## conv1_layer
 module conv1_layer (
   input clk,
   input rst_n,
   input valid_in,
   input signed [7:0] data_in,
   output signed [11:0] conv_out_1, conv_out_2, conv_out_3,
   output valid_out_conv
 );
 wire signed [7:0] data_out_0, data_out_1, data_out_2, data_out_3, data_out_4,
  data_out_5, data_out_6, data_out_7, data_out_8, data_out_9,
  data_out_10, data_out_11, data_out_12, data_out_13, data_out_14,
  data_out_15, data_out_16, data_out_17, data_out_18, data_out_19,
  data_out_20, data_out_21, data_out_22, data_out_23, data_out_24;
 wire valid_out_buf;
 conv1_buf #(.WIDTH(28), .HEIGHT(28), .DATA_BITS(8)) conv1_buf(
   .clk(clk),
   .rst_n(rst_n),
   .valid_in(valid_in),
   .data_in(data_in),
   .data_out_0(data_out_0),
   .data_out_1(data_out_1),
   .data_out_2(data_out_2),
   .data_out_3(data_out_3),
   .data_out_4(data_out_4),
   .data_out_5(data_out_5),
   .data_out_6(data_out_6),
   .data_out_7(data_out_7),
   .data_out_8(data_out_8),
   .data_out_9(data_out_9),
   .data_out_10(data_out_10),
   .data_out_11(data_out_11),
   .data_out_12(data_out_12),
   .data_out_13(data_out_13),
   .data_out_14(data_out_14),
   .data_out_15(data_out_15),
   .data_out_16(data_out_16),
   .data_out_17(data_out_17),
   .data_out_18(data_out_18),
   .data_out_19(data_out_19),
   .data_out_20(data_out_20),
   .data_out_21(data_out_21),
   .data_out_22(data_out_22),
   .data_out_23(data_out_23),
   .data_out_24(data_out_24),
   .valid_out_buf(valid_out_buf)
 );
 conv1_calc conv1_calc(
   .clk(clk),
   .rst_n(rst_n),
   .valid_out_buf(valid_out_buf),
   .data_out_0(data_out_0),
   .data_out_1(data_out_1),
   .data_out_2(data_out_2),
   .data_out_3(data_out_3),
   .data_out_4(data_out_4),
   .data_out_5(data_out_5),
   .data_out_6(data_out_6),
  ...
==> flow/config.mk <==
export PLATFORM = sky130hd
export DESIGN_NAME = conv1_layer
export DESIGN_NICKNAME = conv1_layer
export VERILOG_FILES = /design/flow/design.v
export SDC_FILE = /design/flow/constraint.sdc
export NUM_CORES = 4
export LEC_CHECK = 0
export CAP_MARGIN = 20
export CORE_MARGIN = 2
export CORE_UTILIZATION = 66
export SETUP_SLACK_MARGIN = 0.82
export SLEW_MARGIN = 20
==> flow/constraint.sdc <==
create_clock -name core_clock -period 3.62 [get_ports {clk}]
set_input_delay 0.7240 -clock core_clock [delete_from_list [all_inputs] [get_ports {clk}]]
set_output_delay 0.7240 -clock core_clock [all_outputs]
set_load 0.01 [all_outputs]
run.sh (not shown) runs the stock make flow with config.mk's settings and CLKGATE_MAP_FILE=.
The starting point finished with negative setup slack left.
Next try:
- CAP_MARGIN: 20 -> 15
- CORE_UTILIZATION: 66 -> 70
- CTS_CLUSTER_DIAMETER: not set -> 385
- HOLD_SLACK_MARGIN: not set -> 0.06
- MIN_ROUTING_LAYER: not set -> met1
- PLACE_DENSITY_LB_ADDON: not set -> 0.2
- SETUP_SLACK_MARGIN: 0.82 -> 1.23
- SLEW_MARGIN: 20 -> 25
- TNS_END_PERCENT: not set -> 75
- clock period: 3.62 -> 4.97 ns (I/O delays scaled with it)
=>
- The changed run went through all stages and came out clean
- hold slack gets better by 200 ps
- global-route usage goes up by 0.75 points
- setup slack gains 1200 ps
- wire length came out lower by 0.79%
- cell area falls by 3.5%
- final cell count came out lower by 3.5%
- die area shrinks by 5.7%
- clock-buffer cell count rose by 1
- via count goes up by 1.0%
- synthesized area does not change
- clock skew is lower by 42 ps
Next try:
- ABC_AREA: not set -> 1
- CAP_MARGIN: 15 -> 5
- CORE_MARGIN: 2 -> 6
- CORE_UTILIZATION: 70 -> 59
- MAX_ROUTING_LAYER: not set -> met4
- PLACE_DENSITY: not set -> 0.81
- PLACE_DENSITY_LB_ADDON: 0.2 -> not set
- SETUP_SLACK_MARGIN: 1.23 -> not set
- SLEW_MARGIN: 25 -> 35
- TNS_END_PERCENT: 75 -> not set
Result: Via count is higher by about 30%. Setup slack is worse by 250 ps. Power rose by about 2%. Sequential share of layout area went down by 2.2 points. Utilization shrinks by 14 points. Hold slack got worse by 34 ps. Cell count is higher by 39%. Sequential cell count does not change.
Next try:
- ABC_AREA: 1 -> 0
- CAP_MARGIN: 5 -> 40
- CELL_PAD_IN_SITES_DETAIL_PLACEMENT: not set -> 1
- CELL_PAD_IN_SITES_GLOBAL_PLACEMENT: not set -> 3
- CORE_MARGIN: 6 -> 2
- CORE_UTILIZATION: 59 -> 40
- CTS_CLUSTER_DIAMETER: 385 -> not set
- GPL_ROUTABILITY_DRIVEN: not set -> 0
- GPL_TIMING_DRIVEN: not set -> 1
- HOLD_SLACK_MARGIN: 0.06 -> not set
- MIN_ROUTING_LAYER: met1 -> met2
- PLACE_DENSITY: 0.81 -> not set
- PLACE_DENSITY_LB_ADDON: not set -> 0.03
- SLEW_MARGIN: 35 -> 20
- clock period: 4.97 -> 5.0 ns (I/O delays scaled with it)
After rerunning: Wire length goes up by 3.7%. Cell count goes down by 19%. First-iteration DRC count goes up by 14%. Design area goes down by 4.3%. Sequential cell count does not change. Utilization goes down by 19 points.

* * *

== v39 ==
conv1_layer again, from the RTL that the note above started with.
Design conv1_layer, start of the top module:
 module conv1_layer (
   input clk,
   input rst_n,
   input valid_in,
   input signed [7:0] data_in,
   output signed [11:0] conv_out_1, conv_out_2, conv_out_3,
   output valid_out_conv
 );
 wire signed [7:0] data_out_0, data_out_1, data_out_2, data_out_3, data_out_4,
  data_out_5, data_out_6, data_out_7, data_out_8, data_out_9,
  data_out_10, data_out_11, data_out_12, data_out_13, data_out_14,
  data_out_15, data_out_16, data_out_17, data_out_18, data_out_19,
  data_out_20, data_out_21, data_out_22, data_out_23, data_out_24;
 wire valid_out_buf;
 conv1_buf #(.WIDTH(28), .HEIGHT(28), .DATA_BITS(8)) conv1_buf(
   .clk(clk),
   .rst_n(rst_n),
   .valid_in(valid_in),
   .data_in(data_in),
   .data_out_0(data_out_0),
   .data_out_1(data_out_1),
   .data_out_2(data_out_2),
   .data_out_3(data_out_3),
   .data_out_4(data_out_4),
   .data_out_5(data_out_5),
   .data_out_6(data_out_6),
   .data_out_7(data_out_7),
   .data_out_8(data_out_8),
   .data_out_9(data_out_9),
   .data_out_10(data_out_10),
   .data_out_11(data_out_11),
   .data_out_12(data_out_12),
   .data_out_13(data_out_13),
   .data_out_14(data_out_14),
   .data_out_15(data_out_15),
   .data_out_16(data_out_16),
   .data_out_17(data_out_17),
   .data_out_18(data_out_18),
  ...
Settings: LEC_CHECK=0, CAP_MARGIN=20, CORE_MARGIN=2, CORE_UTILIZATION=70, SLEW_MARGIN=20; clock period 3.55 ns.
What the final checks of v39 revealed, after a flow that finished every stage, was a layout that fails on negative setup slack.
For v28, these inputs were changed with respect to v39:
- CTS_CLUSTER_SIZE: unset -> 16
- CORE_UTILIZATION: 70 -> 40
- ABC_AREA: unset -> 1
- CORE_ASPECT_RATIO: unset -> 0.58
- CORE_MARGIN: 2 -> 8
- PLACE_DENSITY: unset -> 0.63
- the clock period (ns, I/O delays scaled along): 3.55 -> 5.0
==> comparison <==
Both conditions hold for v28: the flow ran to the end and the final layout passed the timing, DRC and antenna checks. NOTE: post-CTS setup-driven buffer insertion count in v28 falls short of that of v39. Re hold slack: v28 is 54 ps up on v39. v28 — routed via count 25% higher, v39 as reference. Re tally of clock buffers in the finished layout: v39 was higher than v28. v28 ends up with lower portion of the layout cell area used by non-clock buffers than v39 does. Re number of buffers and inverters on the critical path: v28 is 1 down on v39. Of the two candidates, v39 has the better post-route minimum period and v28 the worse one. The higher setup-violating endpoint count in the final report of v28 and v39 is in v39.
### v28 -> v46
- an added SETUP_SLACK_MARGIN of -0.19
- a change of SLEW_MARGIN from 20 to 25
- an added HOLD_SLACK_MARGIN of 0.06
- a deleted CORE_ASPECT_RATIO that had been 0.58
- an added TNS_END_PERCENT of 75
- a deleted CTS_CLUSTER_SIZE that had been 16
- a deleted ABC_AREA that had been 1
- a change of CAP_MARGIN from 20 to 15
- an added MIN_ROUTING_LAYER of met1
- an added PLACE_DENSITY_LB_ADDON of 0.2
- a change of CORE_MARGIN from 8 to 2
- a change of CORE_UTILIZATION from 40 to 72
- an added CTS_CLUSTER_DIAMETER of 385
- a deleted PLACE_DENSITY that had been 0.63
- a change of the clock period (ns, I/O delays scaled along) from 5.0 to 3.44
- Although v46 finished all stages, its layout failed final checks on negative setup slack.
- Clock network contribution to total cell area delta for v46 relative to v28: 0.41 points higher
- v28 reports its launching element of the worst setup path as conv1_calc.p_s0[24][3]$_SDFFE_PN0P_ while v46 reports conv1_calc.p_s0[10][5]$_SDFFE_PN0P_.
- Compared with v28, v46 improves fmax.
- Signal arrival time at the worst endpoint | v46 below v28
For v55, these inputs were changed with respect to v46:
- SLEW_MARGIN changed from 25 to 20
- CTS_CLUSTER_DIAMETER removed (was 385)
- HOLD_SLACK_MARGIN removed (was 0.06)
- CORE_UTILIZATION changed from 72 to 70
- CAP_MARGIN changed from 15 to 20
- TNS_END_PERCENT removed (was 75)
- SETUP_SLACK_MARGIN removed (was -0.19)
- PLACE_DENSITY_LB_ADDON removed (was 0.2)
- MIN_ROUTING_LAYER removed (was met1)
- the clock period (ns, I/O delays scaled along) changed from 3.44 to 3.36
==> results <==
The layout from v55, despite a flow that completed every stage, fails the layout checks, with the failing checks listed as negative setup slack. Diff v46 -> v55: count of endpoints failing setup in the final report +40; count of clock-buffer cells in the layout -9; post-synthesis cell area ~0 delta; number of vias in the routed layout +0.83%. Changes observed in v55 relative to v46: power moved up, number of buffers other than clock buffers in the final layout moved up, area after detailed placement moved up, sequential power share moved down. Going from v46 to v55, combinational cell area excluding buffers and inverters went up, global-route wire length before repair went up.
Power and IR drop assume default switching activity.
